// kcpsm6
module kcpsm6 (address, instruction, bram_enable, in_port, out_port, port_id, write_strobe, k_write_strobe, read_strobe, interrupt, interrupt_ack, sleep, reset, clk) ;
parameter [7:0] 	hwbuild = 8'h00 ;
parameter [11:0] 	interrupt_vector = 12'h3FF ;
parameter integer scratch_pad_memory_size = 64 ;   
output [11:0]	address ;
input	 [17:0]    	instruction ;
output		bram_enable ;
input	 [7:0]	in_port ;
output [7:0]	out_port ;
output [7:0]	port_id ;
output		write_strobe ;
output		k_write_strobe ;
output		read_strobe ;
input			interrupt ;
output		interrupt_ack ;
input			sleep ;
input			reset ;
input			clk ;
wire	[2:1]		t_state_value ;
wire	[2:1]		t_state ;
wire 			run_value ;
wire              run ;
wire  		internal_reset_value ;
wire 			internal_reset ;
wire 			sync_sleep ;
wire 			int_enable_type ;
wire 			interrupt_enable_value ;
wire			interrupt_enable ;
wire			sync_interrupt ;
wire 			active_interrupt_value ;
wire 			active_interrupt ;
wire	[2:0]		arith_logical_sel ;
wire			arith_carry_in ;
wire			arith_carry_value ;
wire			arith_carry ;
wire 	[7:0]		half_arith_logical ;
wire 	[7:0]		logical_carry_mask ;
wire 	[7:0]		carry_arith_logical ;
wire 	[7:0]		arith_logical_value ;
wire 	[7:0]		arith_logical_result ;
wire 	[7:0]		shift_rotate_value ;
wire 	[7:0]		shift_rotate_result ;
wire			shift_in_bit ;
wire 	[7:0]		alu_result ;
wire 	[1:0]		alu_mux_sel_value ;
wire 	[1:0]		alu_mux_sel ;
wire			strobe_type ;
wire 			write_strobe_value ;
wire 			k_write_strobe_value ;
  ...
Size: roughly 63 I/O pins, roughly 56000 um^2 of cells after synthesis.
make LEC_CHECK=0 CAP_MARGIN=20 CORE_MARGIN=2 CORE_UTILIZATION=72 CTS_CLUSTER_SIZE=48 SETUP_SLACK_MARGIN=0.58 SLEW_MARGIN=20 finish   # period 4.36 ns
run.sh (not shown) runs the stock make flow with config.mk's settings and CLKGATE_MAP_FILE=.
The starting point passed the timing, DRC and antenna checks.
Edit:
CORE_ASPECT_RATIO = 1.15   (was unset)
CORE_UTILIZATION = 40   (was 72)
CTS_CLUSTER_SIZE = unset   (was 48)
PLACE_DENSITY_LB_ADDON = 0.1   (was unset)
SETUP_SLACK_MARGIN = unset   (was 0.58)
clock period = 9.0 ns   (was 4.36 ns; I/O delays follow)
Result: The new run finished with timing, DRC and antenna clean. Register-to-register slack gets better by 3.6 ns. Total power fell by 54%. First-iteration DRC count decreases by 63%. Design area came out lower by 9.3%. Area after synthesis is unchanged.

---

== exp/sierra ==
Starting RTL as in the previous note.
clock: 4.36 ns
lec_check: 0
abc_area: 0
cap_margin: 30
core_margin: 2
core_utilization: 72
cts_cluster_size: 77
gpl_timing_driven: 1
place_density_lb_addon: 0.0
setup_slack_margin: 1.25
slew_margin: 20
Run status, exp/sierra: aborted in 5_1_grt, error ODB-0269
What exp/onyx does differently from exp/sierra at the input level:
# exp/sierra
export LEC_CHECK = 0
export ABC_AREA = 0
export CAP_MARGIN = 30
export CORE_MARGIN = 2
export CORE_UTILIZATION = 72
export CTS_CLUSTER_SIZE = 77
export GPL_TIMING_DRIVEN = 1
export PLACE_DENSITY_LB_ADDON = 0.0
export SETUP_SLACK_MARGIN = 1.25
export SLEW_MARGIN = 20
create_clock -name core_clock -period 4.36 [get_ports {clk}]
# exp/onyx
export LEC_CHECK = 0
export ABC_AREA = 1
export CAP_MARGIN = 30
export CORE_MARGIN = 2
export CORE_UTILIZATION = 65
export GPL_TIMING_DRIVEN = 1
export SETUP_SLACK_MARGIN = 1.4
export SLEW_MARGIN = 20
create_clock -name core_clock -period 5.49 [get_ports {clk}]
[summary]
exp/onyx did not stop at any stage, and its layout met the timing, DRC and antenna checks. Compared with exp/sierra, exp/onyx shows a lower starting utilization of the core area. For exp/onyx, the prevailing logic family in the synthesized netlist was AND-OR/OR-AND gates, unlike exp/sierra, where it was multiplexers. Delta (exp/onyx minus exp/sierra): post-synth area from yosys stat saw a decrease; half-perimeter wire length of the detailed placement result decreased by 12 mm relative to the old numbers; area after synthesis went down; number of clock sinks barely changed. Number of placement rows delta for exp/onyx relative to exp/sierra: 4 higher. Relative to exp/sierra, the register area share after synthesis of exp/onyx is higher by 0.93 points.
Setup changes, exp/onyx to exp/juniper
# exp/onyx
export LEC_CHECK = 0
export ABC_AREA = 1
export CAP_MARGIN = 30
export CORE_MARGIN = 2
export CORE_UTILIZATION = 65
export GPL_TIMING_DRIVEN = 1
export SETUP_SLACK_MARGIN = 1.4
export SLEW_MARGIN = 20
create_clock -name core_clock -period 5.49 [get_ports {clk}]
# exp/juniper
export LEC_CHECK = 0
export CAP_MARGIN = 20
export CORE_MARGIN = 2
export CORE_UTILIZATION = 40
export PLACE_DENSITY = 0.6
export SLEW_MARGIN = 20
create_clock -name core_clock -period 10.2 [get_ports {clk}]
[summary]
Taking exp/onyx as the reference, in exp/juniper count of cells resized by post-cts repair shows a reduction of 197, final area fell about 1.5%, synthesized-area fraction occupied by ao, oa, aoi and oai cells dropped 5.6 points, critical path depth has decreased, iteration count of the initial detailed-routing pass moved down.
Run comparison: exp/onyx termination of the worst setup path out_port[7]; exp/juniper termination of the worst setup path port_id[7]
The inputs of exp/willow differ from those of exp/juniper as listed below.
# exp/juniper
export LEC_CHECK = 0
export CAP_MARGIN = 20
export CORE_MARGIN = 2
export CORE_UTILIZATION = 40
export PLACE_DENSITY = 0.6
export SLEW_MARGIN = 20
create_clock -name core_clock -period 10.2 [get_ports {clk}]
# exp/willow
export LEC_CHECK = 0
export CAP_MARGIN = 20
export CORE_MARGIN = 2
export CORE_UTILIZATION = 70
export CTS_CLUSTER_SIZE = 22
export PLACE_DENSITY = 0.6
export SLEW_MARGIN = 20
create_clock -name core_clock -period 4.51 [get_ports {clk}]
Layout checks on exp/willow: not met. Flow itself completed; violations: setup timing. In the route summary, exp/willow ends up with a via count exceeding that of exp/juniper. Looking at exp/juniper and exp/willow, the worst hold-check slack is a wash. Setup slack (lower): exp/willow. exp/willow gives more delay contributed by the slowest stage of the critical path than exp/juniper did. Summary of exp/willow over exp/juniper: multi-input logic portion of the cell area fell by 0.63 points, core utilization picked up an extra 38 points, worst clock skew held.
Power and IR drop assume default switching activity.
